## flow/config.mk

```make
export PLATFORM = sky130hd
export DESIGN_NAME = fpgaminer_top
export DESIGN_NICKNAME = fpgaminer_top
export VERILOG_FILES = /design/flow/design.v
export SDC_FILE = /design/flow/constraint.sdc
export NUM_CORES = 4
export LEC_CHECK = 0
export CAP_MARGIN = 20
export CELL_PAD_IN_SITES_GLOBAL_PLACEMENT = 1
export CORE_ASPECT_RATIO = 0.62
export CORE_MARGIN = 2
export CORE_UTILIZATION = 17
export GPL_ROUTABILITY_DRIVEN = 1
export GPL_TIMING_DRIVEN = 0
export MIN_ROUTING_LAYER = met1
export PLACE_DENSITY_LB_ADDON = 0.1
export SETUP_SLACK_MARGIN = 0.5
export SLEW_MARGIN = 20
```

## flow/constraint.sdc

```tcl
create_clock -name core_clock -period 6.21 [get_ports {clk}]
set_input_delay 1.2420 -clock core_clock [delete_from_list [all_inputs] [get_ports {clk}]]
set_output_delay 1.2420 -clock core_clock [all_outputs]
set_load 0.01 [all_outputs]
```

## flow/design.v

```verilog
`timescale 1ns/1ps
module e0 (x, y);
	input [31:0] x;
	output [31:0] y;
	assign y = {x[1:0],x[31:2]} ^ {x[12:0],x[31:13]} ^ {x[21:0],x[31:22]};
endmodule
module e1 (x, y);
	input [31:0] x;
	output [31:0] y;
	assign y = {x[5:0],x[31:6]} ^ {x[10:0],x[31:11]} ^ {x[24:0],x[31:25]};
endmodule
module ch (x, y, z, o);
	input [31:0] x, y, z;
	output [31:0] o;
	assign o = z ^ (x & (y ^ z));
endmodule
module maj (x, y, z, o);
	input [31:0] x, y, z;
	output [31:0] o;
	assign o = (x & y) | (z & (x | y));
endmodule
module s0 (x, y);
	input [31:0] x;
	output [31:0] y;
	assign y[31:29] = x[6:4] ^ x[17:15];
	assign y[28:0] = {x[3:0], x[31:7]} ^ {x[14:0],x[31:18]} ^ x[31:3];
endmodule
module s1 (x, y);
	input [31:0] x;
	output [31:0] y;
	assign y[31:22] = x[16:7] ^ x[18:9];
	assign y[21:0] = {x[6:0],x[31:17]} ^ {x[8:0],x[31:19]} ^ x[31:10];
endmodule
`timescale 1ns/1ps
module sha256_transform #(
	parameter LOOP = 6'd4
) (
	input clk,
	input feedback,
	input [5:0] cnt,
	input [255:0] rx_state,
	input [511:0] rx_input,
	output reg [255:0] tx_hash
);
	localparam Ks = {
		32'h428a2f98, 32'h71374491, 32'hb5c0fbcf, 32'he9b5dba5,
		32'h3956c25b, 32'h59f111f1, 32'h923f82a4, 32'hab1c5ed5,
		32'hd807aa98, 32'h12835b01, 32'h243185be, 32'h550c7dc3,
		32'h72be5d74, 32'h80deb1fe, 32'h9bdc06a7, 32'hc19bf174,
		32'he49b69c1, 32'hefbe4786, 32'h0fc19dc6, 32'h240ca1cc,
		32'h2de92c6f, 32'h4a7484aa, 32'h5cb0a9dc, 32'h76f988da,
		32'h983e5152, 32'ha831c66d, 32'hb00327c8, 32'hbf597fc7,
		32'hc6e00bf3, 32'hd5a79147, 32'h06ca6351, 32'h14292967,
		32'h27b70a85, 32'h2e1b2138, 32'h4d2c6dfc, 32'h53380d13,
		32'h650a7354, 32'h766a0abb, 32'h81c2c92e, 32'h92722c85,
		32'ha2bfe8a1, 32'ha81a664b, 32'hc24b8b70, 32'hc76c51a3,
		32'hd192e819, 32'hd6990624, 32'hf40e3585, 32'h106aa070,
		32'h19a4c116, 32'h1e376c08, 32'h2748774c, 32'h34b0bcb5,
		32'h391c0cb3, 32'h4ed8aa4a, 32'h5b9cca4f, 32'h682e6ff3,
		32'h748f82ee, 32'h78a5636f, 32'h84c87814, 32'h8cc70208,
		32'h90befffa, 32'ha4506ceb, 32'hbef9a3f7, 32'hc67178f2};
	genvar i;
	generate
		for (i = 0; i < 64/LOOP; i = i + 1) begin : HASHERS
			wire [511:0] W;
			wire [255:0] state;
			if(i == 0)
				sha256_digester U (
					.clk(clk),
					.k(Ks[32*(63-cnt) +: 32]),
					.rx_w(feedback ? W : rx_input),
					.rx_state(feedback ? state : rx_state),
					.tx_w(W),
					.tx_state(state)
				);
			else
				sha256_digester U (
					.clk(clk),
					.k(Ks[32*(63-LOOP*i-cnt) +: 32]),
					.rx_w(feedback ? W : HASHERS[i-1].W),
					.rx_state(feedback ? state : HASHERS[i-1].state),
					.tx_w(W),
					.tx_state(state)
				);
		end
	endgenerate
	always @ (posedge clk)
	begin
		if (!feedback)
		begin
			tx_hash[(((0)+1)*(32)-1):((0)*(32))] <= rx_state[(((0)+1)*(32)-1):((0)*(32))] + HASHERS[64/LOOP-6'd1].state[(((0)+1)*(32)-1):((0)*(32))];
			tx_hash[(((1)+1)*(32)-1):((1)*(32))] <= rx_state[(((1)+1)*(32)-1):((1)*(32))] + HASHERS[64/LOOP-6'd1].state[(((1)+1)*(32)-1):((1)*(32))];
			tx_hash[(((2)+1)*(32)-1):((2)*(32))] <= rx_state[(((2)+1)*(32)-1):((2)*(32))] + HASHERS[64/LOOP-6'd1].state[(((2)+1)*(32)-1):((2)*(32))];
			tx_hash[(((3)+1)*(32)-1):((3)*(32))] <= rx_state[(((3)+1)*(32)-1):((3)*(32))] + HASHERS[64/LOOP-6'd1].state[(((3)+1)*(32)-1):((3)*(32))];
			tx_hash[(((4)+1)*(32)-1):((4)*(32))] <= rx_state[(((4)+1)*(32)-1):((4)*(32))] + HASHERS[64/LOOP-6'd1].state[(((4)+1)*(32)-1):((4)*(32))];
			tx_hash[(((5)+1)*(32)-1):((5)*(32))] <= rx_state[(((5)+1)*(32)-1):((5)*(32))] + HASHERS[64/LOOP-6'd1].state[(((5)+1)*(32)-1):((5)*(32))];
			tx_hash[(((6)+1)*(32)-1):((6)*(32))] <= rx_state[(((6)+1)*(32)-1):((6)*(32))] + HASHERS[64/LOOP-6'd1].state[(((6)+1)*(32)-1):((6)*(32))];
			tx_hash[(((7)+1)*(32)-1):((7)*(32))] <= rx_state[(((7)+1)*(32)-1):((7)*(32))] + HASHERS[64/LOOP-6'd1].state[(((7)+1)*(32)-1):((7)*(32))];
		end
	end
endmodule
module sha256_digester (clk, k, rx_w, rx_state, tx_w, tx_state);
	input clk;
	input [31:0] k;
	input [511:0] rx_w;
	input [255:0] rx_state;
	output reg [511:0] tx_w;
	output reg [255:0] tx_state;
	wire [31:0] e0_w, e1_w, ch_w, maj_w, s0_w, s1_w;
	e0	e0_blk	(rx_state[(((0)+1)*(32)-1):((0)*(32))], e0_w);
	e1	e1_blk	(rx_state[(((4)+1)*(32)-1):((4)*(32))], e1_w);
	ch	ch_blk	(rx_state[(((4)+1)*(32)-1):((4)*(32))], rx_state[(((5)+1)*(32)-1):((5)*(32))], rx_state[(((6)+1)*(32)-1):((6)*(32))], ch_w);
	maj	maj_blk	(rx_state[(((0)+1)*(32)-1):((0)*(32))], rx_state[(((1)+1)*(32)-1):((1)*(32))], rx_state[(((2)+1)*(32)-1):((2)*(32))], maj_w);
	s0	s0_blk	(rx_w[63:32], s0_w);
	s1	s1_blk	(rx_w[479:448], s1_w);
	wire [31:0] t1 = rx_state[(((7)+1)*(32)-1):((7)*(32))] + e1_w + ch_w + rx_w[31:0] + k;
	wire [31:0] t2 = e0_w + maj_w;
	wire [31:0] new_w = s1_w + rx_w[319:288] + s0_w + rx_w[31:0];
	always @ (posedge clk)
	begin
		tx_w[511:480] <= new_w;
		tx_w[479:0] <= rx_w[511:32];
		tx_state[(((7)+1)*(32)-1):((7)*(32))] <= rx_state[(((6)+1)*(32)-1):((6)*(32))];
		tx_state[(((6)+1)*(32)-1):((6)*(32))] <= rx_state[(((5)+1)*(32)-1):((5)*(32))];
		tx_state[(((5)+1)*(32)-1):((5)*(32))] <= rx_state[(((4)+1)*(32)-1):((4)*(32))];
		tx_state[(((4)+1)*(32)-1):((4)*(32))] <= rx_state[(((3)+1)*(32)-1):((3)*(32))] + t1;
		tx_state[(((3)+1)*(32)-1):((3)*(32))] <= rx_state[(((2)+1)*(32)-1):((2)*(32))];
		tx_state[(((2)+1)*(32)-1):((2)*(32))] <= rx_state[(((1)+1)*(32)-1):((1)*(32))];
		tx_state[(((1)+1)*(32)-1):((1)*(32))] <= rx_state[(((0)+1)*(32)-1):((0)*(32))];
		tx_state[(((0)+1)*(32)-1):((0)*(32))] <= t1 + t2;
	end
endmodule
`timescale 1ns/1ps
module fpgaminer_top (clk, rst, midstate, data, mask, golden_nonce, golden_valid);
   parameter LOOP_LOG2 = 5;
   localparam [5:0] LOOP = (6'd1 << LOOP_LOG2);
   localparam [31:0] GOLDEN_NONCE_OFFSET = (32'd1 << (7 - LOOP_LOG2)) + 32'd1;
   input clk;
   input rst;
   input [255:0] midstate;
   input [95:0]  data;
   input [31:0]  mask;
   output reg [31:0] golden_nonce;
   output reg 	     golden_valid;
   reg [255:0] state;
   reg [511:0] data_r;
   reg [31:0]  nonce;
   wire        hash_clk = clk;
   wire [255:0] hash, hash2;
   reg [5:0] 	cnt;
   reg 		feedback;
   sha256_transform #(.LOOP(LOOP)) uut (
					.clk(hash_clk),
					.feedback(feedback),
					.cnt(cnt),
					.rx_state(state),
					.rx_input(data_r),
					.tx_hash(hash)
					);
   sha256_transform #(.LOOP(LOOP)) uut2 (
					 .clk(hash_clk),
					 .feedback(feedback),
					 .cnt(cnt),
					 .rx_state(256'h5be0cd191f83d9ab9b05688c510e527fa54ff53a3c6ef372bb67ae856a09e667),
					 .rx_input({256'h0000010000000000000000000000000000000000000000000000000080000000, hash}),
					 .tx_hash(hash2)
					 );
   reg [255:0] 	midstate_buf, data_buf;
   reg [31:0] 	mask_buf;
   reg 		is_golden_ticket;
   reg 		feedback_d1;
   reg [2:0] 	primed;
   wire [5:0] 	cnt_next;
   wire [31:0] 	nonce_next;
   wire 	feedback_next;
   wire 	reset = rst;
   assign cnt_next =  reset ? 6'd0 : (LOOP == 1) ? 6'd0 : (cnt + 6'd1) & (LOOP-1);
   assign feedback_next = (LOOP == 1) ? 1'b0 : (cnt_next != {(LOOP_LOG2){1'b0}});
   assign nonce_next =
		      reset ? 32'd0 :
		      feedback_next ? nonce : (nonce + 32'd1);
   always @ (posedge hash_clk)
     begin
	midstate_buf <= midstate;
	data_buf <= {160'd0, data};
	mask_buf <= mask;
	cnt <= cnt_next;
	feedback <= feedback_next;
	feedback_d1 <= feedback;
	state <= midstate_buf;
	data_r <= {384'h000002800000000000000000000000000000000000000000000000000000000000000000000000000000000080000000, nonce_next, data_buf[95:0]};
	nonce <= nonce_next;
	if (reset)
	  primed <= 3'd0;
	else if (!feedback_d1 && primed != 3'd6)
	  primed <= primed + 3'd1;
	is_golden_ticket <= ((hash2[255:224] & mask_buf) == 32'h00000000) && !feedback_d1 && (primed == 3'd6) && !reset;
	if(is_golden_ticket)
	  begin
	     if (LOOP == 1)
	       golden_nonce <= nonce - 32'd131;
	     else if (LOOP == 2)
	       golden_nonce <= nonce - 32'd66;
	     else
	       golden_nonce <= nonce - GOLDEN_NONCE_OFFSET;
	  end
	golden_valid <= is_golden_ticket && !reset;
     end
endmodule
```

## flow/run.sh

```bash
#!/bin/bash
# the make line also repeats each setting of config.mk as NAME=value (left out here)
make -C /OpenROAD-flow-scripts/flow DESIGN_CONFIG=/design/flow/config.mk WORK_HOME=/design/flow/orfs CLKGATE_MAP_FILE= finish
```

==> design notes, run 1 <==
The run finished, with violations left. The report lists the violated layout checks as negative setup slack. The tools report the source of the worst register-to-register timing path as feedback. The tools report the count of instantiated cells in the yosys netlist as 17019. Summed over all sequential cells, the power is 47.2 mW. OpenSTA lists the critical path startpoint as feedback. The logs give 533 mW for the combinational power and 611 mW for the overall power consumption.

The filler cells instantiated in the layout total 119820. With the iteration-0 DRC count of the detailed router at 17783, the worst slew slack as a fraction of its limit is 11.3%. Simple logic cell fraction of the synthesized area: 7.66%. Per the synth stats, the flop cell with the highest instance count is sky130_fd_sc_hd__dfxtp_1. For the post-placement cell area, the log shows 221000 µm². The count of nets left with antenna violations once routing finished came out at 0.

For reference, the top cells by count after synthesis are 3852 x sky130_fd_sc_hd__dfxtp_1, 1676 x sky130_fd_sc_hd__inv_1, 1649 x sky130_fd_sc_hd__mux2_2. The die height was 835 µm. According to the floorplan report, the die width is 1340 µm. The flow reports that combinational logic draws 87.3% of the design power. Worst setup path category: flop to flop. CTS saw 4172 sinks. The script extracted a total leakage power of 101 nW. Per the detail_route report, vias per standard cell equal 4.12. For this run the aggregate overflow at the end of global routing stands at 0. With the wire length per cell at 37.9 µm, the quantity of hold-fixing buffers added after cts is 0. During synthesis, Yosys emitted a total of 3 warnings.

The fraction of power consumed by sequential logic was 7.7%. Multiplexer cells account for 13.2% of the synthesized area. The total net switching power came out at 336 mW. Per the timing report, the most critical flop-to-flop path finishes at uut2.HASHERS[0].genblk1.U.tx_state[31]. The total track usage was 22.4%; the distinct cell type count of the synthesized netlist was 111. For the worst min-delay path, the startpoint reported by OpenROAD is midstate_buf[75]. Per the post-run analysis, buffers plus inverters along the critical path come to 18. Per the CTS log, the maximum H-tree level is 5.

In this run, power in the clock network comes to 30.5 mW. STA classifies the critical path endpoint as a flop. The biggest area consumer among synthesized cells is sky130_fd_sc_hd__dfxtp_1. Per the OpenROAD floorplan log, the area of the die is 1120000 µm². In this run the tools logged warnings totalling 49. In this run, the synthesized area fraction spent on adder and majority cells is recorded as 13.2%. In the hold report, the worst path ends at state[75]. After synthesis, flip-flops and latches occupy 45.8% of the total area.

The run gives 17019 as the count of mapped cells out of synthesis. Number of enable flip-flop cells: 320. The number of antenna violations at the first check in global routing came out at 253. In this run the maximum-capacitance check reported violations numbering 0. The area share of and-or/or-and cells after synthesis was 7.29%. 419 I/O pins were placed. The run gives -840990 ps for the total negative slack for setup checks.

TritonCTS built the clock tree. The power per unit of standard cell area works out to 2460 nW/µm². In this run the mean area of a mapped cell was 11.1 µm².

The worst path uses 173% of the clock period. The run gives -4520 ps as the worst setup margin. The first detailed-routing pass ran for 6 iterations. The clock arrives with 173 ps of skew.

Looking at the max-slew report, the worst-margin pin has a slew of 1290 ps. The fraction of the core area occupied by cells at floorplan came out at 17.0%. The dominant non-sequential cell family after synthesis was multiplexers.

The number of clock buffers added by TritonCTS is 479. The largest stage delay on the critical path came out at 740 ps. Detailed routing inserted a total of 140380 vias. Yosys instantiated no cell more often than sky130_fd_sc_hd__dfxtp_1. Of all power groups, the one with the highest power is combinational logic.

The insertion delay of the later-clocked pin in the worst-skew pair was 1210 ps; the number of I/O port buffers was 417. After synthesis, the cell types taking the most area are sky130_fd_sc_hd__dfxtp_1 41%, sky130_fd_sc_hd__mux2_2 9.8%, sky130_fd_sc_hd__fa_1 7.7%. The number of gates on the worst path with buffers counted is 45, and the number of failing hold endpoints at the final stage is 0.

The library cell used as clock root buffer is sky130_fd_sc_hd__clkbuf_16. In this run the core area contains 305 standard-cell rows. Slowest stage cell on the critical path: sky130_fd_sc_hd__fa_1.

The tools report the internal power as 275 mW. In this build the clock could be raised as far as 0.0932 GHz. In this run, placement finished with an instance count of 32600. With the number of global-route vias before repair at 133746, the sum of net half-perimeters after detailed placement is 1090000 µm. The worst hold-check path type is flop to flop. Xor/xnor cell area share of the yosys netlist: 8.18%.

The post-layout minimum cycle time works out to 10730 ps. Looking at the power breakdown, the clock network takes 5.0% of the total. The logs give 18912 for the total nets after synthesis and 0 for the DRC violation count after routing. The max-slew violation count was 0; the worst-case setup slack after placement was -9660 ps.

The wire length of the first global-routing pass was 1600000 µm; the post-synthesis instance area was 189000 µm². For the worst setup path, the data arrival time is 11760 ps. The wire length recorded after detailed routing is 1290000 µm. In this run the register-to-register setup slack is -4520 ps. The last timing report of the flow puts the setup violation total at 358. Looking at the VDD voltage map, the peak drop is 0.00426 V.

The registers of the reported paths see a clock transition of 70 ps. After the last flow step, the layout net total stands at 20551. After synthesis, the share of flip-flops with an asynchronous set or reset is 0%.

By instance count, the cell type seen most on the critical path is sky130_fd_sc_hd__buf_16. The synthesized design contains 4172 register bits. The largest net degree at the start of global routing was 47; the path depth of the worst reg2reg path was 45. The tools report the type of origin of the critical path as a flop.

With the placeable core area at 1110000 µm², the number of cells on the worst hold path is 0. The area share of the largest cell type after synthesis was 40.8%. The data required time at the worst endpoint came out at 7250 ps.

OpenSTA lists the critical path endpoint as uut2.HASHERS[0].genblk1.U.tx_state[31]. The post-synthesis chip area from yosys is 189000 µm². Looking at the clock tree report, the maximum root-to-sink buffer count equals 5. Leaving out filler cells and counting taps, the final layout contains 34063. The report shows a maximum critical-path fanout of 8. Once layout is done, the placed cells without fillers occupy 248000 µm².

Between the synthesized netlist and the finished layout, the area growth was recorded as 31.2%. Per the breakdown, switching nets consume 55.0% of all power. Among cell families on the critical path, the largest total delay comes from buffers and inverters. Setup repair after global routing could not meet its margin everywhere. Per the gpl log, the routability congestion estimate is 0.912.
routing by layer:
metal	global-route usage, %	share of wire (%)
met1	38.5	56
met2	27.3	35
met3	4.29	7.5
met4	3.48	1.7
met5	0	0.11
layout make-up:
type | count | area, µm² | area share (%)
well taps | 14889 | 18600 | 7.50
clock inverters | 192 | 2140 | 0.863
plain buffers | 541 | 3960 | 1.59
repair buffers | 1158 | 13600 | 5.47
flip-flops and latches | 4172 | 86700 | 34.9
diodes | 129 | 323 | 0.130
clock buffers | 676 | 14000 | 5.65
inverters | 1677 | 6410 | 2.58
multi-input cells | 10629 | 103000 | 41.3
stage by stage:
stage | hold slack, ps | util, %
floorplan | 310 | -
global placement | 314 | 19.2
detailed placement | 312 | 19.8
CTS | 257 | 22.2
global route | 268 | 22.3
finish | 262 | 22.3
repair_timing:
| action | 4_1_cts | 5_1_grt |
|---|---|---|
| hold endpoints to repair | 0 | 0 |
| gates resized | 1132 | 246 |
| pin swaps | 338 | 227 |
| gates cloned | 6 | 0 |
| buffers inserted | 387 | 71 |
| setup endpoints to repair | 1200 | 382 |
==> run 2: changes to the inputs <==
CELL_PAD_IN_SITES_GLOBAL_PLACEMENT = not set   (was 1)
CORE_ASPECT_RATIO = not set   (was 0.62)
CORE_UTILIZATION = 70   (was 17)
CTS_CLUSTER_SIZE = 44   (was not set)
GPL_ROUTABILITY_DRIVEN = not set   (was 1)
GPL_TIMING_DRIVEN = not set   (was 0)
MIN_ROUTING_LAYER = not set   (was met1)
PLACE_DENSITY = 0.6   (was not set)
PLACE_DENSITY_LB_ADDON = not set   (was 0.1)
SETUP_SLACK_MARGIN = not set   (was 0.5)
clock period = 8.26 ns   (was 6.21 ns; I/O delays follow)
==> run 2 against run 1 <==
Against the previous run: the flow now stops in 5_1_grt; area after synthesis is the same; synthesized cell count is the same; die area shrank 76%.
==> design notes, run 2 <==
The area share of the largest cell type after synthesis is 40.8% (unchanged). The quantity of hold-fixing buffers added after cts came out at 0 (unchanged). Simple logic cell fraction of the synthesized area: 7.66% (unchanged). The total of flip-flops plus latches after synthesis came out at 4172 (unchanged). The tools report the sum of net half-perimeters after detailed placement as 548000 µm (-50%). It got as far as 5_1_grt and failed there. After synthesis, the cell types taking the most area are sky130_fd_sc_hd__dfxtp_1 41%, sky130_fd_sc_hd__mux2_2 9.8%, sky130_fd_sc_hd__fa_1 7.7%. The synthesis run shows the most used standard cells to be 3852 x sky130_fd_sc_hd__dfxtp_1, 1676 x sky130_fd_sc_hd__inv_1, 1649 x sky130_fd_sc_hd__mux2_2.

The run gives 17019 (unchanged) for the count of instantiated cells in the yosys netlist. For the CTS sink count, the log shows 4172 (unchanged). Number of enable flip-flop cells: 320 (unchanged). The post-placement cell area was 209000 µm² (-5.0%); the area share of and-or/or-and cells after synthesis was 7.29% (unchanged).

The run gives 524 µm (-61%) for the floorplan die width. The total nets after synthesis came out at 18912 (unchanged). The deepest clock path buffer count was 4 (-1); the area share of fa/ha/maj cells after synthesis was 13.2% (unchanged). The distinct cell type count of the synthesized netlist is 111 (unchanged).

Top-level I/O count: 419 (unchanged). The dominant non-sequential cell family after synthesis is multiplexers. The placed instance count came out at 22223 (-32%).

The count of mapped cells out of synthesis is 17019 (unchanged), and the share of the yosys chip area belonging to registers is 45.8% (unchanged). sky130_fd_sc_hd__dfxtp_1 is the most common cell in the netlist. The mux share of post-synthesis cell area was 13.2% (unchanged). The post-synthesis chip area from yosys came out at 189000 µm² (unchanged).

The run gives 3 (unchanged) as the yosys synthesis warning count. The flow did not finish. Proportion of synthesized flip-flops having asynchronous set or reset: 0% (unchanged).

The number of H-tree levels is 5 (unchanged). The xor/xnor cell area share of the yosys netlist works out to 8.18% (unchanged). The routability congestion estimate from global placement is 1.14 (+25%), and the worst-case setup slack after placement is -624 ps (+9030 ps).

Die height: 524 µm (-37%). The post-synthesis average cell area is 11.1 µm² (unchanged), and the number of I/O port buffers is 418 (+0.24%). The run gives 190 (-38%) as the placement row count.

Biggest area consumer among synthesized cells: sky130_fd_sc_hd__dfxtp_1. Die footprint: 275000 µm² (-76%). The library cell used as clock root buffer was sky130_fd_sc_hd__clkbuf_16.

The tools report the placeable core area as 268000 µm² (-76%). The run gives 395 (-18%) for the number of buffers added by the clock tree synthesis step. For the fraction of the core area occupied by cells at floorplan, the log shows 70.5% (+53 points). Post-synth the commonest register cell is sky130_fd_sc_hd__dfxtp_1. The run gives 189000 µm² (unchanged) for the post-synthesis instance area.
run 2: metrics by stage:
stage | util [%] | power [mW]
after detailed placement | 78.0 | 346
after floorplan | - | 220
after global placement | 78.0 | 338
after CTS | 83.5 | 379
run 2: repair_timing:
action                                  4_1_cts
pin swaps                                    48
gates resized                                96
buffers inserted                             23
endpoints found under the setup margin       66
gates cloned                                  0
==> run 3: changes to the inputs <==
ABC_AREA = 1   (was not set)
CORE_UTILIZATION = 72   (was 70)
CTS_CLUSTER_DIAMETER = 297   (was not set)
CTS_CLUSTER_SIZE = 10   (was 44)
SETUP_SLACK_MARGIN = 1.66   (was not set)
clock period = 5.7 ns   (was 8.26 ns; I/O delays follow)
==> run 3 against run 2 <==
Against the previous run: the flow again stops in 5_1_grt; die area barely moved; area after synthesis rose by 2.9%; synthesized cell count rose by 37%.
==> design notes, run 3 <==
The tool reported: "[ERROR GRT-0116] Global routing finished with congestion. Check the congestion regions in the DRC Viewer". For the total global routing overflow, the log shows 806. The fraction of the core area occupied by cells at floorplan came out at 72.5% (+2.0 points). The number of H-tree levels was 5 (unchanged); the placeable core area was 268000 µm² (unchanged). The main area contributors are sky130_fd_sc_hd__dfxtp_1 40%, sky130_fd_sc_hd__nand2_1 13%, sky130_fd_sc_hd__fa_1 7.5%. The total nets after synthesis was 25201 (+33%); the floorplan die width was 524 µm (about the same). The proportion of synthesized flip-flops having asynchronous set or reset works out to 0% (unchanged). The logs give 190 (unchanged) for the placement row count and 419 (unchanged) for the top-level I/O count.

The logs give 455 (+15%) for the number of buffers added by the clock tree synthesis step and 44.6% (-1.3 points) for the share of the yosys chip area belonging to registers. The flow did not finish. The logs give 3 (unchanged) for the yosys synthesis warning count and 658000 µm (+20%) for the sum of net half-perimeters after detailed placement. With the total track usage at 74.4%, the number of enable flip-flop cells is 320 (unchanged). The CTS sink count is 4172 (unchanged), and the routability congestion estimate from global placement is 1.28 (+13%).

The post-placement cell area came out at 230000 µm² (+9.9%). The synthesis run identifies the leading combinational cell family as simple AND/OR/NAND/NOR gates. Post-synthesis instance area: 195000 µm² (+2.9%).

The tools report the distinct cell type count of the synthesized netlist as 76 (-32%). The post-synthesis average cell area is 8.35 µm² (-25%), and the worst-case setup slack after placement is -1950 ps (-1320 ps). With the xor/xnor cell area share of the yosys netlist at 7.46% (-0.72 points), the placed instance count is 30270 (+36%).

Per the run summary, the flow got no further than 5_1_grt. The run gives 4 (unchanged) as the deepest clock path buffer count. The count of mapped cells out of synthesis is 23308 (+37%), and the die footprint is 275000 µm² (about the same). The run gives 418 (unchanged) for the number of I/O port buffers. The run gives 195000 µm² (+2.9%) as the post-synthesis chip area from yosys. Yosys instantiated no cell more often than sky130_fd_sc_hd__nand2_1. The count of instantiated cells in the yosys netlist came out at 23308 (+37%).

The main flop type after synthesis is sky130_fd_sc_hd__dfxtp_1. Area share of the largest cell type after synthesis: 39.6% (-1.1 points). Looking at the clock tree report, the root buffer type is sky130_fd_sc_hd__clkbuf_16. Counting instances in the post-synthesis netlist gives the leading cell types as 6563 x sky130_fd_sc_hd__nand2_1, 3852 x sky130_fd_sc_hd__dfxtp_1, 3624 x sky130_fd_sc_hd__inv_1. The area share of fa/ha/maj cells after synthesis works out to 12.8% (-0.42 points). The total of flip-flops plus latches after synthesis works out to 4172 (unchanged).

The run gives 524 µm (about the same) for the die height. Biggest area consumer among synthesized cells: sky130_fd_sc_hd__dfxtp_1. The area share of and-or/or-and cells after synthesis is 9.40% (+2.1 points).

The simple logic cell fraction of the synthesized area works out to 17.0% (+9.3 points). Mux share of post-synthesis cell area: 0.225% (-13 points). The run gives 0 (unchanged) as the quantity of hold-fixing buffers added after cts.
==> run 3: per-layer routing <==
layer	GRT overflow	GRT usage, %
met1	42	75.6
met3	49	60.3
met5	10	39.7
met4	316	69.1
met2	389	89.6
==> run 3: timing repair <==
| action | 4_1_cts |
|---|---|
| gates resized | 601 |
| endpoints found under the hold margin | 0 |
| setup buffers | 85 |
| setup endpoints to repair | 376 |
| pin swaps | 218 |
==> run 4: changes to the inputs <==
ABC_AREA = 0   (was 1)
CORE_ASPECT_RATIO = 0.99   (was not set)
CORE_UTILIZATION = 56   (was 72)
CTS_CLUSTER_DIAMETER = not set   (was 297)
CTS_CLUSTER_SIZE = not set   (was 10)
MIN_ROUTING_LAYER = met1   (was not set)
PLACE_DENSITY = not set   (was 0.6)
SETUP_SLACK_MARGIN = not set   (was 1.66)
clock period = 6.11 ns   (was 5.7 ns; I/O delays follow)
==> run 4 against run 3 <==
Against the previous run: the layout now fails its checks (negative setup slack); die area rose by 25%; synthesized cell count fell by 27%; area after synthesis fell by 2.8%.
==> design notes, run 4 <==
The switching portion of total power comes to 46.7%. TritonCTS built the clock tree. The number of enable flip-flop cells works out to 320 (unchanged). For this run, the final setup violation count is recorded as 251. In the final timing run, aggregate negative setup slack is -242020 ps. The post-synthesis instance area is 189000 µm² (-2.8%), and the CTS sink count is 4172 (unchanged).

The run gives 40.8% (+1.1 points) for the area share of the largest cell type after synthesis. Family with the most delay on the worst path: AND-OR/OR-AND gates. The run gives 45.5 mW as the power dissipated in sequential cells.

STA reports a reg2reg setup slack of -2050 ps. The top-level I/O count came out at 419 (unchanged). Number of cells on the worst hold path: 0. The post-synthesis average cell area came out at 11.1 µm² (+33%). The final hold violation count recorded for this run is 0.

Per the run report, area growth between synthesis and finish was 28.0%. Across all layers, the routed design uses 139577 vias. Per the synthesis report, the dominant area consumer among library cells is sky130_fd_sc_hd__dfxtp_1.

The run gives 156 for the largest net degree at the start of global routing. The internal portion of the total power is 324 mW. The slowest stage cell on the critical path is sky130_fd_sc_hd__fa_2. Final setup skew: 103 ps. The yosys synthesis warning count came out at 3 (unchanged). Clock-pin slew was measured on the worst setup and hold paths at 70 ps. For the insertion delay of the later-clocked pin in the worst-skew pair, the log shows 1020 ps. At the end of the flow, the number of nets in the layout was 22600. Per the timing report, the most critical flop-to-flop path finishes at uut2.HASHERS[0].genblk1.U.tx_state[31]. The deepest clock path buffer count is 4 (unchanged).

With the number of I/O port buffers at 418 (unchanged), the placement row count is 212 (+12%). The total nets after synthesis was 18912 (-25%); the number of maximum-capacitance constraint violations was 0. In this build the clock could be raised as far as 0.123 GHz.

The run gives 690 ps for the largest stage delay on the critical path. The floorplan die width was 588 µm (+12%). The mux share of post-synthesis cell area works out to 13.2% (+13 points). With the sum of net half-perimeters after detailed placement at 570000 µm (-13%), the per-cell via count in the routed design is 5.45. Counting both buffers and inverters, the worst setup path holds a total of 7. The path depth of the worst reg2reg path came out at 37.

The post-synthesis chip area from yosys is 189000 µm² (-2.8%), and the die height is 582 µm (+11%). Subtracting the final worst setup slack from the clock period gives 8160 ps. Total net switching power: 284 mW.

With the worst vdd rail ir drop at 0.00515 V, the area share of and-or/or-and cells after synthesis is 7.29% (-2.1 points). Before antenna repair, the detailed router went through 6 iterations. The count of mapped cells out of synthesis was 17019 (-27%). The tools report the capturing element type of the critical path as a flop. In this run, the number of DRC markers left after iteration 0 of detailed routing was 13647. The STA report counts the stages on the worst setup path as 37. Static leakage power: 109 nW. The total of flip-flops plus latches after synthesis was 4172 (unchanged); the wire length per cell was 27.3 µm. The area share of fa/ha/maj cells after synthesis is 13.2% (+0.42 points).

For the placeable core area, the log shows 337000 µm² (+25%). The share of total power dissipated in combinational logic is 88.1%. Per the summary, power density relative to cell area is 2510 nW/µm². Summed over all layers, the routed wires come to 700000 µm. The power report lists the combinational group at 535 mW. For the worst setup path, the data arrival time is 9050 ps. Note that the worst hold path type here is flop to flop. The critical path ends at uut2.HASHERS[0].genblk1.U.tx_state[31].

The flow ran to the end, but the layout failed its checks. The synthesis run shows the most used standard cells to be 3852 x sky130_fd_sc_hd__dfxtp_1, 1676 x sky130_fd_sc_hd__inv_1, 1649 x sky130_fd_sc_hd__mux2_2. The DRC violation count after routing is 0, and the utilization of the core after routing is 71.9%. The worst setup margin came out at -2050 ps.

The tools report the fraction of power consumed by sequential logic as 7.5%. The layout checks failed on negative setup slack. The run gives 7.66% (-9.3 points) for the simple logic cell fraction of the synthesized area. The most used flip-flop cell after synthesis is sky130_fd_sc_hd__dfxtp_1. In this run the tools logged warnings totalling 63. Looking at the max-slew report, the worst-margin pin has a slew of 1220 ps.

The library cell used as clock root buffer is sky130_fd_sc_hd__clkbuf_16. The tools report the distinct cell type count of the synthesized netlist as 111 (+46%). Per the final report, max-transition violations number 0. For the power attributed to the clock group, the log shows 26.8 mW. The xor/xnor cell area share of the yosys netlist works out to 8.18% (+0.72 points). Hold analysis lists the worst path endpoint as state[170]. The run gives 56.2% (-16 points) as the fraction of the core area occupied by cells at floorplan. The run gives 5 (unchanged) as the number of H-tree levels.

The source of the worst register-to-register timing path was feedback. The die footprint is 343000 µm² (+25%), and the number of buffers added by the clock tree synthesis step is 415 (-8.8%). The most common cell in the netlist is sky130_fd_sc_hd__dfxtp_1.

The final clock period utilization by the worst path came out at 134%. Looking at the setup timing report, the critical path kind is flop to flop. The run gives 7000 ps for the data required time at the worst endpoint. Ranked by total cell area, the synthesized netlist is headed by sky130_fd_sc_hd__dfxtp_1 41%, sky130_fd_sc_hd__mux2_2 9.8%, sky130_fd_sc_hd__fa_1 7.7%. The leading power group was combinational logic. The dominant non-sequential cell family after synthesis is multiplexers. The launch point of the critical path was reported as feedback. For this run the aggregate overflow at the end of global routing stands at 0. The launch point of the worst min-delay path is recorded as midstate_buf[170].

The tools report the count of instantiated cells in the yosys netlist as 17019 (-27%). The run gives 973000 µm for the wire length of the first global-routing pass. Setup repair after global routing could not meet its margin everywhere. The share of total power dissipated in the clock network is 4.4%. The number of global-route vias before repair was 138598; the number of antenna violations at the first check in global routing was 39.

The routability congestion estimate from global placement was 1.05 (-18%); the worst slew slack as a fraction of its limit was 17.7%. The worst setup path is launched from a flop. The run gives 45.8% (+1.3 points) as the share of the yosys chip area belonging to registers. The run gives 39.8% as the total track usage. The proportion of synthesized flip-flops having asynchronous set or reset is 0% (unchanged).

Once detail routing completed, the nets flagged for antenna violations numbered 0. Per the timing report, the biggest fanout along the worst path comes to 5.
==> run 4: layout make-up <==
class / instances / area, µm²
Clock inverter: 199 / 2390
Clock buffer: 575 / 12100
Multi-Input combinational cell: 10629 / 97700
Inverter: 1677 / 6310
Tap cell: 4494 / 5620
Fill cell: 24292 / 94400
Sequential cell: 4172 / 86700
Antenna cell: 67 / 168
Timing Repair Buffer: 3812 / 31200
==> run 4: timing repair <==
| action | in CTS | in global routing |
|---|---|---|
| cloned | 1 | 2 |
| endpoints found under the setup margin | 281 | 282 |
| hold buffers | 0 | 0 |
| buffers inserted | 68 | 64 |
| pin swaps | 219 | 248 |
| gates resized | 432 | 319 |
==> run 4: routing by layer <==
| layer | vias to the layer above | part of all wire, % | GRT usage, % |
|---|---|---|---|
| met5 | - | 0.020 | 0 |
| met4 | 18 | 8.2 | 27.5 |
| met3 | 1479 | 7.9 | 6.56 |
| met2 | 5747 | 43 | 60.5 |
| met1 | 68169 | 41 | 52.1 |
| li1 | 64164 | - | - |
==> run 4: metrics by stage <==
| step | hold WS, ps | instances | total power, mW | instance area, µm² | setup WS (ps) |
|---|---|---|---|---|---|
| 3_3_place_gp | 310 | 24671 | 501 | 223000 | -2730 |
| 5_1_grt | 304 | 25614 | 645 | 242000 | -2300 |
| 4_1_cts | 290 | 25505 | 575 | 240000 | -2050 |
| 6_report | 275 | 25625 | 607 | 242000 | -2050 |
| 3_5_place_dp | 312 | 24672 | 505 | 223000 | -2730 |
| 2_1_floorplan | 310 | 17019 | 301 | 190000 | -2000 |
==> run 5: changes to the inputs <==
ABC_AREA = not set   (was 0)
CORE_ASPECT_RATIO = not set   (was 0.99)
CORE_UTILIZATION = 70   (was 56)
CTS_CLUSTER_SIZE = 37   (was not set)
MIN_ROUTING_LAYER = not set   (was met1)
PLACE_DENSITY = 0.6   (was not set)
SETUP_SLACK_MARGIN = 3.12   (was not set)
clock period = 12.0 ns   (was 6.11 ns; I/O delays follow)
==> run 5 against run 4 <==
Against the previous run: fails the layout checks on max-capacitance violations, max-slew violations; sequential power decreased by 47%; global-route usage grew 11 points; combinational power decreased by 64%; core utilization up 8.4 points; area after synthesis unchanged; clock-buffer cell count fell by 8; critical path depth shrank 5; maximum frequency down 9.7%; synthesized cell count unchanged; total power decreased by 62%; setup slack gained 5000 ps; non-clock buffer count fell by 2983; highest routed layer unchanged.
==> design notes, run 5 <==
The insertion delay of the later-clocked pin in the worst-skew pair was 1070 ps (+50 ps). Looking at hold timing, the worst path starts from midstate_buf[99]. Ranked by power, first place goes to combinational logic. The count of nets after finishing is 19600 (-13%), and the area occupied by multi-input gates is 95700 µm² (-2.0%).

The count of mapped cells out of synthesis was 17019 (unchanged). Area share of and-or/or-and cells after synthesis: 7.29% (unchanged). The worst hold-check path type was flop to flop. The tools report the maximum clock rate as 0.111 GHz (-9.7%). The area share of the largest cell type after synthesis works out to 40.8% (unchanged). For the top-level I/O count, the log shows 419 (unchanged).

The routed wire length was 740000 µm (+5.7%); the power dissipated in sequential cells was 24.0 mW (-47%). Among all cell types in the netlist, the one instantiated most often is sky130_fd_sc_hd__dfxtp_1. With the proportion of synthesized flip-flops having asynchronous set or reset at 0% (unchanged), the number of gates on the worst path with buffers counted is 32 (-14%). Hold slack: 280 ps (+5.36 ps). For the post-synthesis chip area from yosys, the log shows 189000 µm² (unchanged).

The number of failing hold endpoints at the final stage is 0 (unchanged). The worst setup path is of the flop to flop kind. The run gives 10.4% (+2.9 points) as the fraction of power consumed by sequential logic. Fraction of the core area occupied by cells at floorplan: 70.5% (+14 points). The wire length per cell is 34.1 µm (+25%). The commonest cells after synthesis are 3852 x sky130_fd_sc_hd__dfxtp_1, 1676 x sky130_fd_sc_hd__inv_1, 1649 x sky130_fd_sc_hd__mux2_2. The total track usage is 50.8% (+11 points). The yosys synthesis warning count came out at 3 (unchanged).

OpenROAD warning count: 55 (-13%). The area share of fa/ha/maj cells after synthesis is 13.2% (unchanged), and the net switching share of the total power is 53.4% (+6.7 points). The final design area excluding fillers was 216000 µm² (-11%); the data required time at the worst endpoint was 12880 ps (+5880 ps).

The run gives 524 µm (-10%) for the die height. The placement row count was 190 (-10%). The logs give 0 (unchanged) for the quantity of hold-fixing buffers added after cts and 2960 ps (+5010 ps) for the internal reg-to-reg setup slack. The run gives 13.9% for the area added between synthesis and finish. With the sum of net half-perimeters after detailed placement at 517000 µm (-9.3%), the largest net degree at the start of global routing is 135 (-13%).

Clock tree synthesis selected as its root buffer the cell sky130_fd_sc_hd__clkbuf_16. The final clock period utilization by the worst path is 75.3% (-58 points). The final setup skew was 124 ps (+21.1 ps); the placeable core area was 268000 µm² (-20%). The floorplan die width is 524 µm (-11%). The total net switching power is 123 mW (-57%), and the number of H-tree levels is 5 (unchanged). The total nets after synthesis was 18912 (unchanged).

End point of the critical path: uut.HASHERS[0].genblk1.U.tx_state[30]. The largest stage delay on the critical path was 580 ps (-110 ps). Total negative slack for setup checks: 0 ps (+242020 ps). Power attributed to the clock group: 13.5 mW (-50%).

With the number of enable flip-flop cells at 320 (unchanged), the number of buffers added by the clock tree synthesis step is 398 (-4.1%). Post-synthesis average cell area: 11.1 µm² (unchanged). The largest total area in the synthesized netlist belongs to sky130_fd_sc_hd__dfxtp_1.

The number of maximum-capacitance constraint violations was 8 (+8). The wire length of the first global-routing pass was 986000 µm (+1.4%). The worst setup path startpoint was feedback.

The share of the yosys chip area belonging to registers was 45.8% (unchanged). With the portion of total power attributed to the clock network at 5.9% (+1.5 points), the endpoint arrival time on the critical path is 9910 ps (+860 ps). Setup repair after global routing could not meet its margin everywhere. The main flop type after synthesis is sky130_fd_sc_hd__dfxtp_1. The tools report the endpoint of the most critical register-to-register path as uut.HASHERS[0].genblk1.U.tx_state[30].

For the final number of setup-violating endpoints, the log shows 0 (-100%). Yosys shows that the main logic family after synthesis is multiplexers. The run gives 136953 (-1.2%) as the number of global-route vias before repair. The slowest stage cell on the critical path was sky130_fd_sc_hd__mux2i_2.

The run gives 111 (unchanged) as the distinct cell type count of the synthesized netlist. Family with the most delay on the worst path: AND-OR/OR-AND gates. The tools report the source of the worst register-to-register timing path as feedback. The post-layout minimum cycle time is 9040 ps (+880 ps). The static leakage power is 94.2 nW (-14%). The post-placement cell area is 198000 µm² (-11%), and the count of instantiated cells in the yosys netlist is 17019 (unchanged). With the per-cell via count in the routed design at 6.51 (+20%), the routability congestion estimate from global placement is 1.10 (+4.1%). The tools report the fill cell total of the finished layout as 14902 (-39%). The number of I/O port buffers works out to 418 (unchanged).

The run gives 27 (+22) for the maximum fanout count along the critical path. The CTS sink count is 4172 (unchanged), and the path depth of the worst reg2reg path is 32 (-14%). The number of antenna violations at the first check in global routing is 91 (+130%). Buffering stage count on the worst path with inverters included: 8 (+1). In the post-synthesis netlist, the biggest area contributors are sky130_fd_sc_hd__dfxtp_1 41%, sky130_fd_sc_hd__mux2_2 9.8%, sky130_fd_sc_hd__fa_1 7.7%.

The run gives 141282 (+1.2%) as the number of vias after detailed routing. For the area occupied by registers, the log shows 86700 µm² (about the same). The destination of the worst hold path was state[99].

The number of cells on the worst hold path came out at 0 (unchanged). For the number of iterations in the first detailed-routing pass, the log shows 30 (+24). The worst vdd rail ir drop came out at 0.00260 V (-49%). The run finished, with violations left. TritonCTS built the clock tree. With the combinational power at 192 mW (-64%), the simple logic cell fraction of the synthesized area is 7.66% (unchanged). Capturing element type of the critical path: a flop.

The type of origin of the critical path is a flop. The total global routing overflow is 0 (unchanged). The xor/xnor cell area share of the yosys netlist came out at 8.18% (unchanged). The clock transition at the registers of the reported paths works out to 70 ps (about the same). The tools report the remaining number of nets flagged by the antenna check after routing as 0 (unchanged). Die footprint: 275000 µm² (-20%). The deepest clock path buffer count was 4 (unchanged); the pin slew with the least headroom to its limit was 2520 ps (+1290 ps).

The mux share of post-synthesis cell area works out to 13.2% (unchanged). The share of total power in combinational logic came out at 83.7% (-4.4 points). The run gives 4172 (unchanged) for the total of flip-flops plus latches after synthesis. The run gives 189000 µm² (unchanged) for the post-synthesis instance area. Worst slew slack as a fraction of its limit: -69.4% (-87 points). A clean result was blocked by max-capacitance violations, max-slew violations. With the power per unit of standard cell area at 1070 nW/µm² (-57%), the iteration-0 DRC count of the detailed router is 20973 (+54%). For the internal power, the log shows 107 mW (-67%).

The run gives 26 (+26) as the max-slew violation count. The DRC violation count after routing is 0 (unchanged).
run 5: what timing repair did:
| item | in CTS | in global routing |
|---|---|---|
| gates cloned | 9 | 10 |
| pin swaps | 13 | 52 |
| setup buffers | 34 | 53 |
| gates resized | 156 | 226 |
| setup endpoints to repair | 100 | 79 |
run 5: metrics by stage:
step | cells | setup WS, ps | power (mW) | util, %
finish | 21689 | 2960 | 230 | 80.3
global route | 21650 | 2860 | 244 | 80.3
CTS | 21540 | 3010 | 216 | 79.5
detailed placement | 20753 | 1770 | 196 | 73.8
global placement | 20752 | 1980 | 193 | 73.8
floorplan | 17019 | 3130 | 151 | -
run 5: layout make-up:
cell class / count / area share, %
repair buffers: 829 / 3.80
clock buffers: 567 / 5.37
inverters: 1677 / 2.93
clock inverters: 177 / 1.07
flip-flops and latches: 4172 / 40.2
multi-input cells: 10629 / 44.4
diodes: 86 / 0.0998
well taps: 3552 / 2.06
run 5: per-layer routing:
layer | global-route usage (%) | vias to the layer above | part of all wire, %
met5 | 1.26 | - | 0.24
met4 | 45.1 | 78 | 12
met3 | 17.4 | 3848 | 13
met2 | 73.3 | 11452 | 41
met1 | 60.1 | 67804 | 34
li1 | - | 58100 | -
==> run 6: changes to the inputs <==
CORE_UTILIZATION = 23   (was 70)
CTS_CLUSTER_SIZE = not set   (was 37)
SETUP_SLACK_MARGIN = not set   (was 3.12)
clock period = 15.8 ns   (was 12.0 ns; I/O delays follow)
==> run 6 against run 5 <==
Against the previous run: now clean on timing, DRC and antenna; clock skew rose by 39 ps; critical path depth rose by 4; non-clock buffer count fell by 80; flip-flop count did not move; largest power group unchanged.
==> design notes, run 6 <==
The flow ran to the end and the layout has no timing, DRC or antenna violations. The number of enable flip-flop cells is 320 (unchanged), and the total nets after synthesis is 18912 (unchanged). The run gives 23.0% (-47 points) as the fraction of the core area occupied by cells at floorplan. The quantity of hold-fixing buffers added after cts is 0 (unchanged). The synthesized design spends more area on one cell type than any other, namely sky130_fd_sc_hd__dfxtp_1.

Top-level I/O count: 419 (unchanged). The placement row count was 333 (+75%); the count of mapped cells out of synthesis was 17019 (unchanged). The final setup skew is 164 ps (+39.3 ps). TritonCTS built the clock tree. The power attributed to the clock group was 11.0 mW (-19%); the total track usage was 17.3% (-34 points). The portion of total power attributed to the clock network is 6.5% (+0.6 points), and the area share of and-or/or-and cells after synthesis is 7.29% (unchanged). The total negative slack for setup checks was 0 ps (unchanged).

The die height is 911 µm (+74%), and the DRC violation count after routing is 0 (unchanged). The power per unit of standard cell area was 755 nW/µm² (-29%); the placeable core area was 821000 µm² (+210%). The run gives 0 (-100%) as the number of setup buffers added after CTS. The run gives 5 (-3) for the buffering stage count on the worst path with inverters included.

The worst setup path category was flop to flop. The die footprint was 830000 µm² (+200%); the floorplan die width was 911 µm (+74%). The number of gates on the worst path with buffers counted was 36 (+13%). Yosys attributes the largest share of cell area to sky130_fd_sc_hd__dfxtp_1 41%, sky130_fd_sc_hd__mux2_2 9.8%, sky130_fd_sc_hd__fa_1 7.7%. The tools report the routed wire length as 750000 µm (+1.4%). The leading power group was combinational logic.

The proportion of synthesized flip-flops having asynchronous set or reset is 0% (unchanged), and the number of iterations in the first detailed-routing pass is 6 (-80%). The run gives 13150 ps (+3240 ps) as the endpoint arrival time on the critical path. The post-layout minimum cycle time came out at 12180 ps (+3140 ps).

Grouping non-sequential cells by family puts the most area in multiplexers. Setup repair after global routing left no endpoint under its margin. The mux share of post-synthesis cell area is 13.2% (unchanged). In this run the critical register-to-register path is launched from cnt[1].

The tools report the combinational power as 139 mW (-28%). With the routability congestion estimate from global placement at 0.973 (-11%), the wire length of the first global-routing pass is 1010000 µm (+2.3%). The pin slew with the least headroom to its limit was 1370 ps (-1140 ps). The per-cell via count in the routed design is 4.37 (-33%), and the area share of the largest cell type after synthesis is 40.8% (unchanged). The static leakage power was 94.0 nW (-0.23%). The number of I/O port buffers works out to 418 (unchanged). The total net switching power came out at 90.9 mW (-26%). The most critical min-delay path falls under flop to flop. Per the hold report, the tightest min-delay path originates at midstate_buf[46]. The area share of fa/ha/maj cells after synthesis is 13.2% (unchanged).

The number of maximum-capacitance constraint violations is 0 (-8). The OpenROAD warning count is 70 (+27%), and the worst vdd rail ir drop is 0.00151 V (-42%). The area added between synthesis and finish is 18.0%.

In this run the clock root is driven by a sky130_fd_sc_hd__clkbuf_16. With the internal power at 77.8 mW (-27%), the number of antenna violations at the first check in global routing is 86 (-5.5%). The run gives 45.8% (unchanged) for the share of the yosys chip area belonging to registers.

Among all stages on the critical path, the largest delay is contributed by sky130_fd_sc_hd__dfxtp_1. Per STA, the endpoint of the critical path is uut.HASHERS[1].genblk1.U.tx_state[158]. With the path depth of the worst reg2reg path at 36 (+13%), the simple logic cell fraction of the synthesized area is 7.66% (unchanged).

The run gives 8.18% (unchanged) for the xor/xnor cell area share of the yosys netlist. The number of H-tree levels is 5 (unchanged). The run gives 189000 µm² (unchanged) for the post-synthesis chip area from yosys. The maximum fanout count along the critical path works out to 22 (-19%).

The largest net degree at the start of global routing was 150 (+11%); the wire length per cell was 25.9 µm (-24%). Most common cell in the netlist: sky130_fd_sc_hd__dfxtp_1. For this run, the leading register cell type out of synthesis is sky130_fd_sc_hd__dfxtp_1.

The number of global-route vias before repair is 124549 (-9.1%). Share of total power in combinational logic: 82.5% (-1.2 points). The final clock period utilization by the worst path was 77.1% (+1.8 points); the power dissipated in sequential cells was 18.5 mW (-23%).

The net switching share of the total power is 53.9% (+0.52 points). The run gives 0 (unchanged) for the number of failing hold endpoints at the final stage. The tools report the final number of setup-violating endpoints as 0 (unchanged). The family with the most delay on the worst path was AND-OR/OR-AND gates. For the maximum clock rate, the log shows 0.0821 GHz (-26%). STA classifies the critical path startpoint as a flop. The tools report the hold slack as 279 ps (-1.13 ps). The capture point of the worst register-to-register path is recorded as uut.HASHERS[1].genblk1.U.tx_state[158].

In the hold report, the worst path ends at state[46]. The yosys synthesis warning count was 3 (unchanged). By count the netlist is led by 3852 x sky130_fd_sc_hd__dfxtp_1, 1676 x sky130_fd_sc_hd__inv_1, 1649 x sky130_fd_sc_hd__mux2_2.

With the sum of net half-perimeters after detailed placement at 621000 µm (+20%), the internal reg-to-reg setup slack is 3620 ps (+660 ps). The CTS sink count is 4172 (unchanged). The logs give 453 (+14%) for the number of buffers added by the clock tree synthesis step and 17019 (unchanged) for the count of instantiated cells in the yosys netlist. With the largest stage delay on the critical path at 960 ps (+380 ps), the fraction of power consumed by sequential logic is 10.9% (+0.5 points). The run gives 0 (unchanged) for the remaining number of nets flagged by the antenna check after routing.

The worst setup path startpoint is cnt[1]. For the max-slew violation count, the log shows 0 (-100%). The post-synthesis average cell area was 11.1 µm² (unchanged); the number of vias after detailed routing was 126635 (-10%). The post-synthesis instance area came out at 189000 µm² (unchanged). The capturing element type of the critical path was a flop. The iteration-0 DRC count of the detailed router came out at 11624 (-45%). The clock transition at the registers of the reported paths was 80 ps (about the same); the deepest clock path buffer count was 4 (unchanged).

The total of flip-flops plus latches after synthesis was 4172 (unchanged); the number of cells on the worst hold path was 0 (unchanged). With the post-cts sizing count at 0 (-100%), the total global routing overflow is 0 (unchanged). For the data required time at the worst endpoint, the log shows 16760 ps (+3880 ps). With the insertion delay of the later-clocked pin in the worst-skew pair at 1110 ps (+40 ps), the count of nets after finishing is 19575 (-0.13%). For the worst slew slack as a fraction of its limit, the log shows 5.78% (+75 points). The run gives 111 (unchanged) as the distinct cell type count of the synthesized netlist.
==> run 6: area by class of cell <==
cell class	instances	area [µm²]
Tap cell	10887	13600
Clock inverter	201	2480
Fill cell	85698	598000
Sequential cell	4172	86700
Antenna cell	40	100
Clock buffer	633	13000
Inverter	1677	6300
Timing Repair Buffer	749	6780
Multi-Input combinational cell	10629	94200
==> run 6: through the flow <==
stage          utilization (%)  power, mW  instances  worst slack [ps]  cell area [µm²]
2_1_floorplan                -        115      17019              4020           189000
3_3_place_gp              25.3        154      28111              3740           208000
3_5_place_dp              25.3        155      28114              3850           208000
4_1_cts                   27.2        167      28948              3800           223000
5_1_grt                   27.2        182      28966              3060           223000
6_report                  27.2        169      28988              3620           223000
==> run 6: layer usage <==
layer  part of all wire [%]  GRT usage [%]  vias to the layer above
met4                    5.8           8.25                       14
li1                       -              -                    58004
met3                    6.1           2.65                     1119
met1                     44           23.1                    63147
met5                  0.013              0                        -
met2                     44           27.4                     4351
==> run 7: changes to the inputs <==
ABC_AREA = 1   (was not set)
CAP_MARGIN = 40   (was 20)
CORE_ASPECT_RATIO = 0.99   (was not set)
CORE_UTILIZATION = 72   (was 23)
CTS_CLUSTER_DIAMETER = 396   (was not set)
CTS_CLUSTER_SIZE = 13   (was not set)
MIN_ROUTING_LAYER = met1   (was not set)
PLACE_DENSITY = 0.78   (was 0.6)
SETUP_SLACK_MARGIN = 1.55   (was not set)
clock period = 10.8 ns   (was 15.8 ns; I/O delays follow)
==> run 7 against run 6 <==
Against the previous run: the run now fails in 5_1_grt; synthesized cell count rose by 37%; area after synthesis up 2.9%; die area fell by 67%.
==> design notes, run 7 <==
The synthesis report lists the most area-consuming cells as sky130_fd_sc_hd__dfxtp_1 40%, sky130_fd_sc_hd__nand2_1 13%, sky130_fd_sc_hd__fa_1 7.5%. The mux share of post-synthesis cell area is 0.225% (-13 points). The post-synthesis average cell area came out at 8.35 µm² (-25%). The dominant non-sequential cell family after synthesis is simple AND/OR/NAND/NOR gates. The deepest clock path buffer count was 4 (unchanged); the area share of and-or/or-and cells after synthesis was 9.40% (+2.1 points).

For the die footprint, the log shows 275000 µm² (-67%). The total of flip-flops plus latches after synthesis is 4172 (unchanged). The post-synthesis chip area from yosys is 195000 µm² (+2.9%), and the area share of the largest cell type after synthesis is 39.6% (-1.1 points). The placeable core area was 268000 µm² (-67%); the fraction of the core area occupied by cells at floorplan was 72.5% (+49 points). The run gives 419 (unchanged) as the top-level I/O count. The die height works out to 521 µm (-43%). Yosys synthesis warning count: 3 (unchanged).

The flow did not finish. Routability congestion estimate from global placement: 1.21 (+25%). The floorplan die width is 527 µm (-42%), and the placed instance count is 26898 (-4.3%). The number of enable flip-flop cells is 320 (unchanged). Sorting the synthesis cell report by count puts at the top sky130_fd_sc_hd__nand2_1.

The placement row count was 189 (-43%); the area share of fa/ha/maj cells after synthesis was 12.8% (-0.42 points). With the count of instantiated cells in the yosys netlist at 23308 (+37%), the post-synthesis instance area is 195000 µm² (+2.9%). The total nets after synthesis was 25201 (+33%); the proportion of synthesized flip-flops having asynchronous set or reset was 0% (unchanged).

The number of I/O port buffers is 418 (unchanged), and the share of the yosys chip area belonging to registers is 44.6% (-1.3 points). The total global routing overflow is 37, and the xor/xnor cell area share of the yosys netlist is 7.46% (-0.72 points). The simple logic cell fraction of the synthesized area is 17.0% (+9.3 points).

The quantity of hold-fixing buffers added after cts was 0 (unchanged). Yosys reports that the most numerous cell types are 6563 x sky130_fd_sc_hd__nand2_1, 3852 x sky130_fd_sc_hd__dfxtp_1, 3624 x sky130_fd_sc_hd__inv_1. The distinct cell type count of the synthesized netlist is 76 (-32%), and the post-placement cell area is 202000 µm² (-2.5%). Count of mapped cells out of synthesis: 23308 (+37%). The sum of net half-perimeters after detailed placement was 629000 µm (+1.2%). Main flop type after synthesis: sky130_fd_sc_hd__dfxtp_1. Sorting the Yosys area breakdown by cell type puts at the top sky130_fd_sc_hd__dfxtp_1.

The tree is rooted in a sky130_fd_sc_hd__clkbuf_16. The run gives 66.3% as the total track usage. For the number of H-tree levels, the log shows 5 (unchanged).

According to the logs, the last stage reached was 5_1_grt. The CTS sink count came out at 4172 (unchanged). The run gives 358 (-21%) as the number of buffers added by the clock tree synthesis step.

The tool reported: "[ERROR GRT-0232] Routing congestion too high. Check the congestion heatmap in the GUI".
==> run 7: metrics by stage <==
step                      worst slack (ps)  util, %
after floorplan                       2120        -
after global placement                1640     75.2
after detailed placement              1580     75.4
after CTS                             1600     79.2
==> run 7: routing by layer <==
metal	overflow	global-route usage, %
met1	0	69.8
met2	20	85.7
met5	0	16.6
met3	1	44.1
met4	16	63.2
==> run 7: repair_timing <==
action | in CTS
buffers inserted | 0
endpoints found under the setup margin | 2
resized | 1
==> run 8: changes to the inputs <==
ABC_AREA = not set   (was 1)
CAP_MARGIN = 20   (was 40)
CELL_PAD_IN_SITES_GLOBAL_PLACEMENT = 1   (was not set)
CORE_ASPECT_RATIO = 0.55   (was 0.99)
CORE_UTILIZATION = 65   (was 72)
CTS_CLUSTER_DIAMETER = 213   (was 396)
CTS_CLUSTER_SIZE = not set   (was 13)
MAX_ROUTING_LAYER = met5   (was not set)
MIN_ROUTING_LAYER = not set   (was met1)
PLACE_DENSITY = not set   (was 0.78)
PLACE_DENSITY_LB_ADDON = 0.16   (was not set)
SETUP_SLACK_MARGIN = not set   (was 1.55)
clock period = 18.8 ns   (was 10.8 ns; I/O delays follow)
==> run 8 against run 7 <==
Against the previous run: the layout now fails its checks (max-capacitance violations, max-slew violations); die area up 7.7%; synthesized cell count fell by 27%; area after synthesis down 2.8%.
==> design notes, run 8 <==
The flow ran to the end, but the layout failed its checks. The reasons given for failing layout checks are max-capacitance violations, max-slew violations. Across all hold checks on the routed design, the worst slack comes to 301 ps. Area share of and-or/or-and cells after synthesis: 7.29% (-2.1 points). In this run the critical register-to-register path is captured at uut.HASHERS[1].genblk1.U.tx_state[158].

For the yosys synthesis warning count, the log shows 3 (unchanged). The die footprint was 296000 µm² (+7.7%); the quantity of hold-fixing buffers added after cts was 0 (unchanged). The tools report the remaining number of nets flagged by the antenna check after routing as 0. The worst pin sits at a relative slew slack of -3.49%. The tools report the worst setup path startpoint as cnt[1]. Counting instances in the post-synthesis netlist gives the leading cell types as 3852 x sky130_fd_sc_hd__dfxtp_1, 1676 x sky130_fd_sc_hd__inv_1, 1649 x sky130_fd_sc_hd__mux2_2. STA classifies the critical path startpoint as a flop. The tools report the final setup skew as 69.6 ps. The timing report shows the most common cell along the critical path to be sky130_fd_sc_hd__a21oi_1. The distinct cell type count of the synthesized netlist was 111 (+46%). The number of I/O port buffers is 418 (unchanged).

For the worst reg-to-reg path, the startpoint reported by OpenROAD is cnt[1]. The count of instantiated cells in the yosys netlist came out at 17019 (-27%). The script computed the net switching share of total power as 55.2%.

For the iteration-0 DRC count of the detailed router, the log shows 24443. The run gives 8.18% (+0.72 points) for the xor/xnor cell area share of the yosys netlist. The max-slew violation count was 7. Internal reg-to-reg setup slack: 6800 ps.

The finished design was reported to have a net count of 19497. Clock tree synthesis selected as its root buffer the cell sky130_fd_sc_hd__clkbuf_16. The most common cell in the netlist was sky130_fd_sc_hd__dfxtp_1. The largest total area in the synthesized netlist belongs to sky130_fd_sc_hd__dfxtp_1.

Total power normalized to cell area comes to 678 nW/µm². In this run, the clock network consumes 5.5% of the power. Counting instances, the worst hold path has a depth of 0.

The internal portion of the total power is 64.4 mW. Using the TritonRoute via totals, the vias-per-cell ratio works out to 6.29. The power report puts the net switching power at 79.3 mW. The simple logic cell fraction of the synthesized area came out at 7.66% (-9.3 points). The worst hold path startpoint was midstate_buf[70].

After detailed routing, the average wire length per cell comes to 34.0 µm. For the placeable core area, the log shows 289000 µm² (+7.5%). The share of the yosys chip area belonging to registers came out at 45.8% (+1.3 points).

Counting endpoints that fail hold in the final report gives 0. The tools report the post-synthesis instance area as 189000 µm² (-2.8%). For the power dissipated in sequential cells, the log shows 15.5 mW. The number of global-route vias before repair was 120958; the mux share of post-synthesis cell area was 13.2% (+13 points). The run gives 357 (-0.28%) as the number of buffers added by the clock tree synthesis step. The critical path in this run is classified as flop to flop.

The fraction of the core area occupied by cells at floorplan is 65.6% (-7.0 points). The run gives 13.2% (+0.42 points) for the area share of fa/ha/maj cells after synthesis. With the total track usage at 48.8%, the die height is 404 µm (-22%). The leading power group is combinational logic.

The pin slew with the least headroom to its limit is 1520 ps, and the proportion of synthesized flip-flops having asynchronous set or reset is 0% (unchanged). The largest net degree at the start of global routing is 174, and the area share of the largest cell type after synthesis is 40.8% (+1.1 points). The number of antenna violations at the first check in global routing was 115. In the synthesized netlist the dominant register cell turns out to be sky130_fd_sc_hd__dfxtp_1. The post-layout minimum cycle time came out at 12000 ps. In the synthesized netlist, the dominant kind of combinational cell is multiplexers.

The count of mapped cells out of synthesis was 17019 (-27%). Power comes to 144 mW. Per the timing report, the biggest fanout along the worst path comes to 22. In this design, the stage delay of the slowest critical-path cell is 900 ps.

The post-cts sizing count is 0 (-1). The iteration count recorded for the first detailed-route pass is 14. The flow reports power dissipated in combinational cells as 120 mW.

Number of enable flip-flop cells: 320 (unchanged). The final route contains 138128 vias. TritonCTS built the clock tree. Between the synthesized netlist and the finished layout, the area growth was recorded as 12.0%. STA classifies the critical path endpoint as a flop. The stage logs contain a warning count of 81. Yosys attributes the largest share of cell area to sky130_fd_sc_hd__dfxtp_1 41%, sky130_fd_sc_hd__mux2_2 9.8%, sky130_fd_sc_hd__fa_1 7.7%. Summed over all layers, the routed wires come to 745000 µm.

The number of H-tree levels is 5 (unchanged). The DRC violation count after routing is 0, and the maximum clock rate is 0.0834 GHz. The clock transition at the registers of the reported paths is 70 ps. The data arrival time reported for the critical path is 12860 ps.

Summed over all failing endpoints, the final setup total negative slack is 0 ps. In this run the maximum-capacitance check reported violations numbering 3. Family with the most delay on the worst path: AND-OR/OR-AND gates. End point of the critical path: uut.HASHERS[1].genblk1.U.tx_state[158].

Floorplan die width: 732 µm (+39%). Destination of the worst hold path: state[70]. Total global routing overflow: 0. In the final report, the number of endpoints failing setup comes to 0. Setup repair after global routing left no endpoint under its margin. The run gives 4172 (unchanged) for the CTS sink count. In this run the worst hold path is classified as flop to flop. The power attributed to the clock group was 7.84 mW. The run gives 986000 µm for the wire length of the first global-routing pass.

With the path depth of the worst reg2reg path at 39, the static leakage power is 92.5 nW. With the share of total power in combinational logic at 83.7%, the worst vdd rail ir drop is 0.00144 V. The final clock period utilization by the worst path came out at 63.8%. The post-synthesis chip area from yosys was 189000 µm² (-2.8%); the deepest clock path buffer count was 4 (unchanged). Number of gates on the worst path with buffers counted: 39. The slowest stage cell on the critical path was sky130_fd_sc_hd__dfxtp_1.

Placement row count: 146 (-23%). For the top-level I/O count, the log shows 419 (unchanged). The fraction of power consumed by sequential logic came out at 10.8%. For the data required time at the worst endpoint, the log shows 19670 ps. As reported, the later end of the worst-skew pair has a clock insertion delay of 990 ps. The number of setup buffers added after CTS is 0 (unchanged), and the routability congestion estimate from global placement is 1.22 (+0.82%).

The post-synthesis average cell area was 11.1 µm² (+33%). The run gives 608000 µm (-3.3%) for the sum of net half-perimeters after detailed placement. The total nets after synthesis is 18912 (-25%), and the buffering stage count on the worst path with inverters included is 4. The total of flip-flops plus latches after synthesis is 4172 (unchanged).
-- run 8: routing by layer --
metal  share of wire (%)  wire length, µm  GRT usage, %
met1                  41           308000          68.5
met4                 3.1            22900          11.8
met2                  30           226000          49.2
met5                 1.2             8730          20.9
met3                  24           180000          44.3
-- run 8: final cells by class --
class	instances	area [µm²]
flip-flops and latches	4172	86700
clock inverters	148	1660
multi-input cells	10629	94600
diodes	201	503
fillers	20190	76700
inverters	1677	6300
clock buffers	504	10400
repair buffers	767	6930
well taps	3848	4810
-- run 8: stage by stage --
stage | util [%] | cell area (µm²) | setup WS [ps] | cells
global placement | 68.9 | 199000 | 7420 | 21085
CTS | 73.1 | 211000 | 7280 | 21739
detailed placement | 68.9 | 199000 | 7340 | 21087
floorplan | - | 189000 | 2310 | 17019
global route | 73.3 | 212000 | 6290 | 21835
finish | 73.4 | 212000 | 6800 | 21946
With no activity given, the tool overestimates toggling in this design, so its power and IR-drop figures are unreliable.
